Setup of exp/juniper:
==> flow/design.v <==
module mult32x32_fsm (
    input logic clk,               
    input logic reset,             
    input logic start,             
    output logic busy,             
    output logic [1:0] a_sel,      
    output logic b_sel,            
    output logic [2:0] shift_sel,  
    output logic upd_prod,         
    output logic clr_prod          
);
	typedef enum { idle, handle1, handle2, handle3, handle4, handle5, handle6, handle7, handle8} sm_type;
	sm_type current_state;
	sm_type next_state;
	always_ff @(posedge clk, posedge reset) begin
		if (reset== 1'b1) begin
			current_state <=idle;
		end
		else begin
			current_state <= next_state;
		end
	end
	always_comb begin
		next_state= current_state;
		busy=1'b1;
		upd_prod= 1'b1;
		clr_prod= 1'b0;
		a_sel= 2'b0;
		b_sel= 1'b0;
		shift_sel= 3'b0;
		case(current_state)
			idle: begin
				if(start== 1'b0) begin
					next_state=idle;
					busy=1'b0;
					upd_prod=1'b0;
				end
				else begin
					next_state=handle1;
					busy=1'b0;
					upd_prod=1'b0;
					clr_prod=1'b1;
				end
			end
			handle1: begin
				next_state= handle2;
				a_sel=2'b0;
				b_sel=1'b0;
				shift_sel=3'b0;
			end
			handle2: begin
				next_state= handle3;
				a_sel=2'b01;
				b_sel=1'b0;
				shift_sel=3'b001;
			end
			handle3: begin
				next_state= handle4;
				a_sel=2'b10;
				b_sel=1'b0;
				shift_sel=3'b010;
			end
			handle4: begin
				next_state= handle5;
				a_sel=2'b11;
				b_sel=1'b0;
				shift_sel=3'b011;
			end
			handle5: begin
				next_state= handle6;
				a_sel=2'b0;
				b_sel=1'b1;
				shift_sel=3'b010;
			end
			handle6: begin
				next_state= handle7;
				a_sel=2'b01;
				b_sel=1'b1;
				shift_sel=3'b011;
			end
			handle7: begin
				next_state= handle8;
				a_sel=2'b10;
				b_sel=1'b1;
				shift_sel=3'b100;
			end
			handle8: begin
				next_state= idle;
				a_sel=2'b11;
				b_sel=1'b1;
				shift_sel=3'b101;
			end
		endcase
	end
endmodule
module mult32x32_arith (
    input logic clk,              
    input logic reset,            
    input logic [31:0] a,         
    input logic [31:0] b,         
    input logic [1:0] a_sel,      
    input logic b_sel,            
    input logic [2:0] shift_sel,  
    input logic upd_prod,         
    input logic clr_prod,         
    output logic [63:0] product   
);
logic [15:0] out16;
logic [7:0] out8;
always_comb begin
	case(a_sel)
		2'b00: out8 = a[7:0];
		2'b01: out8 = a[15:8];
		2'b10: out8 = a[23:16];
		2'b11: out8 = a[31:24];
	endcase
end
always_comb begin
	case(b_sel)
		1'b0: out16 = b[15:0];
		1'b1: out16 = b[31:16];
	endcase
end
logic [23:0] mult;
always_comb begin
	mult = out16 * out8;
end
logic [63:0] shifted;
always_comb begin
	shifted = 64'b0;
	case(shift_sel)
		3'b000: shifted = mult;
		3'b001: shifted = mult << 8; 
		3'b010: shifted = mult << 16;
		3'b011: shifted = mult << 24;
		3'b100: shifted = mult << 32;
		3'b101: shifted = mult << 40;
	endcase
end
always_ff @(posedge clk, posedge reset) begin
	if(reset == 1'b1) begin 
		product <= 64'b0;
	end
	else begin
		if(clr_prod == 1'b1) begin
			product <= 64'b0;
		end
		else if (upd_prod == 1'b1) begin
			product <= product + shifted;
		end
	end
end
endmodule
module mult32x32 (
    input logic clk,             
    input logic reset,           
    input logic start,           
    input logic [31:0] a,        
    input logic [31:0] b,        
    output logic busy,           
    output logic [63:0] product  
);
logic [1:0] a_sel;
logic b_sel;
logic [2:0] shift_sel;
logic upd_prod;
logic clr_prod;
mult32x32_fsm fsm(
	.clk(clk),
	.reset(reset),
	.start(start),
	.busy(busy),
	.a_sel(a_sel),
	.b_sel(b_sel),
	.shift_sel(shift_sel),
	.upd_prod(upd_prod),
	.clr_prod(clr_prod)
);
mult32x32_arith arith(
	.clk(clk),
	.reset(reset),
	.a(a),
	.b(b),
	.a_sel(a_sel),
	.b_sel(b_sel),
	.shift_sel(shift_sel),
	.upd_prod(upd_prod),
	.clr_prod(clr_prod),
	.product(product)
);
endmodule
Settings: LEC_CHECK=0, CAP_MARGIN=40, CORE_ASPECT_RATIO=1.38, CORE_MARGIN=2, CORE_UTILIZATION=40, CTS_CLUSTER_DIAMETER=307, CTS_CLUSTER_SIZE=27, MAX_ROUTING_LAYER=met4, MIN_ROUTING_LAYER=met2, SLEW_MARGIN=20; clock period 8.23 ns.
run.sh (not shown) runs the stock make flow with config.mk's settings and CLKGATE_MAP_FILE=.
From the logs: exp/juniper reached the end of the flow and failed the layout checks with DRC, setup timing.
Here is what was changed in the inputs of exp/lagoon compared with exp/juniper.
- CTS_CLUSTER_SIZE no longer set, was 27
- CORE_UTILIZATION now 54, was 40
- CORE_ASPECT_RATIO no longer set, was 1.38
- MAX_ROUTING_LAYER no longer set, was met4
- CTS_CLUSTER_DIAMETER no longer set, was 307
- MIN_ROUTING_LAYER no longer set, was met2
- CAP_MARGIN now 20, was 40
- the clock period (ns, I/O delays scaled along) now 6.16, was 8.23
Findings:
exp/lagoon -> stages 100% | layout checks FAIL | setup timing
exp/juniper was routed with more vias than exp/lagoon.
Per the comparison of exp/lagoon with exp/juniper, non-clock buffer share of cell area now sits lower, area of the multi-input gates -about 7%.
exp/lagoon ended up with register to register as its type of the worst setup path; exp/juniper ended up with input port to register.
Against exp/juniper, exp/lagoon comes in 2 lower on number of antenna diodes.
| worst slack at placement | higher: exp/juniper |
Compared with exp/juniper, in exp/lagoon cell area shows a reduction of about 9%; final cell count shrank by 199.
The die width of exp/lagoon is higher than that of exp/juniper.
In the tables for exp/lagoon and exp/juniper, setup slack reads higher with exp/juniper.
Relative to exp/lagoon, the following input files were edited for exp/tundra:
- a change of CORE_UTILIZATION from 54 to 62
- a change of the clock period (ns, I/O delays scaled along) from 6.16 to 11.5
==> comparison <==
- In the final reports, the cell area of exp/tundra is smaller than that of exp/lagoon.
- exp/lagoon vs exp/tundra, standard cell with the maximum stage delay on the critical path: sky130_fd_sc_hd__or4_4 vs sky130_fd_sc_hd__a2111oi_0
- exp/tundra: data arrival time at the worst-slack endpoint higher than exp/lagoon
- The final layout from exp/tundra, which completed every stage, passed the timing, design-rule and antenna checks at the end of the flow.
- [exp/tundra] global-route usage fell 4.0 points relative to exp/lagoon
Setup changes, exp/tundra to exp/umber
- TNS_END_PERCENT now 15, previously not set
- CORE_UTILIZATION now 50, was 62
- the clock period (ns, I/O delays scaled along) now 8.16, was 11.5
Results
exp/umber finished every stage; the final checks, however, were not passed, the failures being setup timing. Share of the core filled by cells before placement delta for exp/umber relative to exp/tundra: 13 points lower. Going from exp/tundra to exp/umber, total routing resource utilization after global routing shrinks by 0.40 points. Looking at launching element of the worst setup path, the b[26] result is from exp/umber; the a[22] one comes from exp/tundra. For combinational cell area excluding buffers and inverters, dividing the value from exp/tundra by the value from exp/umber gives 0.853. Slack of the critical path in exp/umber vs exp/tundra: down 1.21 ns. exp/tundra → exp/umber: via count now larger; synthesis-to-finish area growth now larger.
